## AYUMU
module AYUMU(
	input CLK,
	input RST,
	input [31:0] INPUT,
	output [31:0] OUTPUT,
	output [15:0] IADDR,
	input [15:0] IDATA
);
reg [4:0] CLKS;
always @(posedge CLK) begin
	if (RST)
		CLKS <= 5'b00001;
	else begin
		case (CLKS)
			5'b00001: CLKS <= 5'b00010;
			5'b00010: CLKS <= 5'b00100;
			5'b00100: CLKS <= 5'b01000;
			5'b01000: CLKS <= 5'b10000;
			5'b10000: CLKS <= 5'b00001;
			default: CLKS <= 5'b00001;
		endcase
	end
end
wire EN_DC  = CLKS[0];
wire EN_EX  = CLKS[1];
wire EN_MEM = CLKS[2];
wire EN_WB  = CLKS[3];
wire EN_FT  = CLKS[4];
reg F_FLAG;
always @(posedge CLK) begin
	if (RST)
		F_FLAG <= 1'b0;
	else if (EN_EX)
		F_FLAG <= F_OUT;
end
wire [15:0] NEXT;
wire [15:0] ADDR;
wire [15:0] COMMAND;
wire [3:0] CAL;
wire [1:0] MODE;
wire [7:0] IM;
wire [3:0] REG_A_ADDR;
wire [3:0] REG_B_ADDR;
wire [3:0] REG_O_ADDR;
wire [1:0] REG_O_TYPE;
wire [1:0] JUMP_MODE;
wire REG_WRITE;
wire [1:0] SEL;
wire MEM_WRITE;
wire INOUT_FLAG;
wire [127:0] REG_R;
wire [63:0] REG_IO;
wire [63:0] REG_INT;
wire [7:0] REG_A;
wire [7:0] REG_B;
wire [7:0] INT_FLAG_OUT;
wire [7:0] ALU_OUT;
wire C_OUT;
wire F_OUT;
wire [7:0] DATA;
wire INT_PROCESS;
wire INT_TAKE = (INT_FLAG_OUT != 8'b0) & !INT_PROCESS;
assign OUTPUT[31:0] = REG_IO[31:0];
assign IADDR = ADDR;
assign COMMAND = IDATA;
PC PC(.CLK(CLK), .RST(RST), .EN(EN_FT), .NEXT(NEXT), .ADDR(ADDR));
DECODER DECODER(.COMMAND(COMMAND), .CAL(CAL), .MODE(MODE), .IM(IM), .REG_A(REG_A_ADDR), .REG_B(REG_B_ADDR),
															 .REG_O(REG_O_ADDR), .REG_O_TYPE(REG_O_TYPE), .JUMP_MODE(JUMP_MODE), .REG_WRITE(REG_WRITE),
  ...
Size: about 11000 cells after synthesis, roughly 2600 flip-flops, roughly 98 I/O pins, about 0.11 sq mm of cells after synthesis.
Settings: LEC_CHECK=0, ABC_AREA=1, CAP_MARGIN=15, CORE_MARGIN=2, CORE_UTILIZATION=72, CTS_CLUSTER_DIAMETER=87, CTS_CLUSTER_SIZE=10, PLACE_DENSITY=0.36, SETUP_SLACK_MARGIN=0.93, SLEW_MARGIN=20; clock period 7.69 ns.
run.sh (not shown) runs the stock make flow with config.mk's settings and CLKGATE_MAP_FILE=.
The baseline finished clean.
Edit:
Settings changed: ABC_AREA 1 to default, CAP_MARGIN 15 to 20, CORE_UTILIZATION 72 to 12, CTS_CLUSTER_DIAMETER 87 to default, CTS_CLUSTER_SIZE 10 to default, PLACE_DENSITY 0.36 to default, SETUP_SLACK_MARGIN 0.93 to default.
Clock period 7.69 ns to 14.9 ns, I/O delays scaled along.
- The new run passed the timing, DRC and antenna checks
- synthesized area decreases by 1.8%
- utilization drops by 65 points
- wire length drops by 11%
Edit:
Settings changed: CORE_UTILIZATION 12 to 65, PLACE_DENSITY from default to 0.36.
Non-clock buffer count shrinks by 13.
First-iteration DRC count came out higher by about 13%.
Die area shrinks by about 80%.
Routed wire length came out lower by about 0.7%.
Area after synthesis stays the same.
Power grows by 0.40%.
Maximum frequency is lower by about 8%.
Global-route usage came out higher by 29 points.
Edit:
Settings changed: ABC_AREA from default to 1, CORE_UTILIZATION 65 to 70, CTS_CLUSTER_SIZE from default to 73, PLACE_DENSITY 0.36 to default.
Clock period 14.9 ns to 4.62 ns, I/O delays scaled along.
After rerunning:
- critical path depth came out higher by 13
- utilization rose by 7.0 points
- cell count goes up by 44%
- via count went up by 42%

========
Starting RTL as in the previous note.
Settings: LEC_CHECK=0, CAP_MARGIN=20, CELL_PAD_IN_SITES_DETAIL_PLACEMENT=0, CORE_MARGIN=3, CORE_UTILIZATION=70, CTS_CLUSTER_DIAMETER=55, MAX_ROUTING_LAYER=met4, MIN_ROUTING_LAYER=met1, SETUP_SLACK_MARGIN=1.01, SLEW_MARGIN=20, TNS_END_PERCENT=100; clock period 3.83 ns.
The baseline finished but fails on max-slew violations, negative setup slack.
Next try:
Settings changed: CORE_MARGIN 3 to 2, CORE_UTILIZATION 70 to 57, CTS_CLUSTER_DIAMETER 55 to default, PLACE_DENSITY_LB_ADDON from default to 0.27, SETUP_SLACK_MARGIN 1.01 to 0.81.
Clock period 3.83 ns to 6.17 ns, I/O delays scaled along.
Outcome: Now the flow ran to the end with no violations; first-iteration DRC count drops by 38%; routed wire length drops by 27%; register-to-register slack improved by 1.5 ns; power drops by 43%; maximum frequency drops by 16%; combinational power drops by 54%; final cell count drops by 3.7%; area after synthesis is unchanged; die area climbs by 21%; worst setup slack improved by 1.5 ns.
Next try:
Settings changed: CELL_PAD_IN_SITES_DETAIL_PLACEMENT 0 to default, CORE_UTILIZATION 57 to 40, MAX_ROUTING_LAYER met4 to default, MIN_ROUTING_LAYER met1 to default, PLACE_DENSITY_LB_ADDON 0.27 to default, SETUP_SLACK_MARGIN 0.81 to default, TNS_END_PERCENT 100 to default.
Clock period 6.17 ns to 6.9 ns, I/O delays scaled along.
Result: Via count fell by 1.8%; power decreases by 9.3%; worst setup slack improved by 0.50 ns.
Power figures rest on the tool's default switching activity, not on a simulated workload.
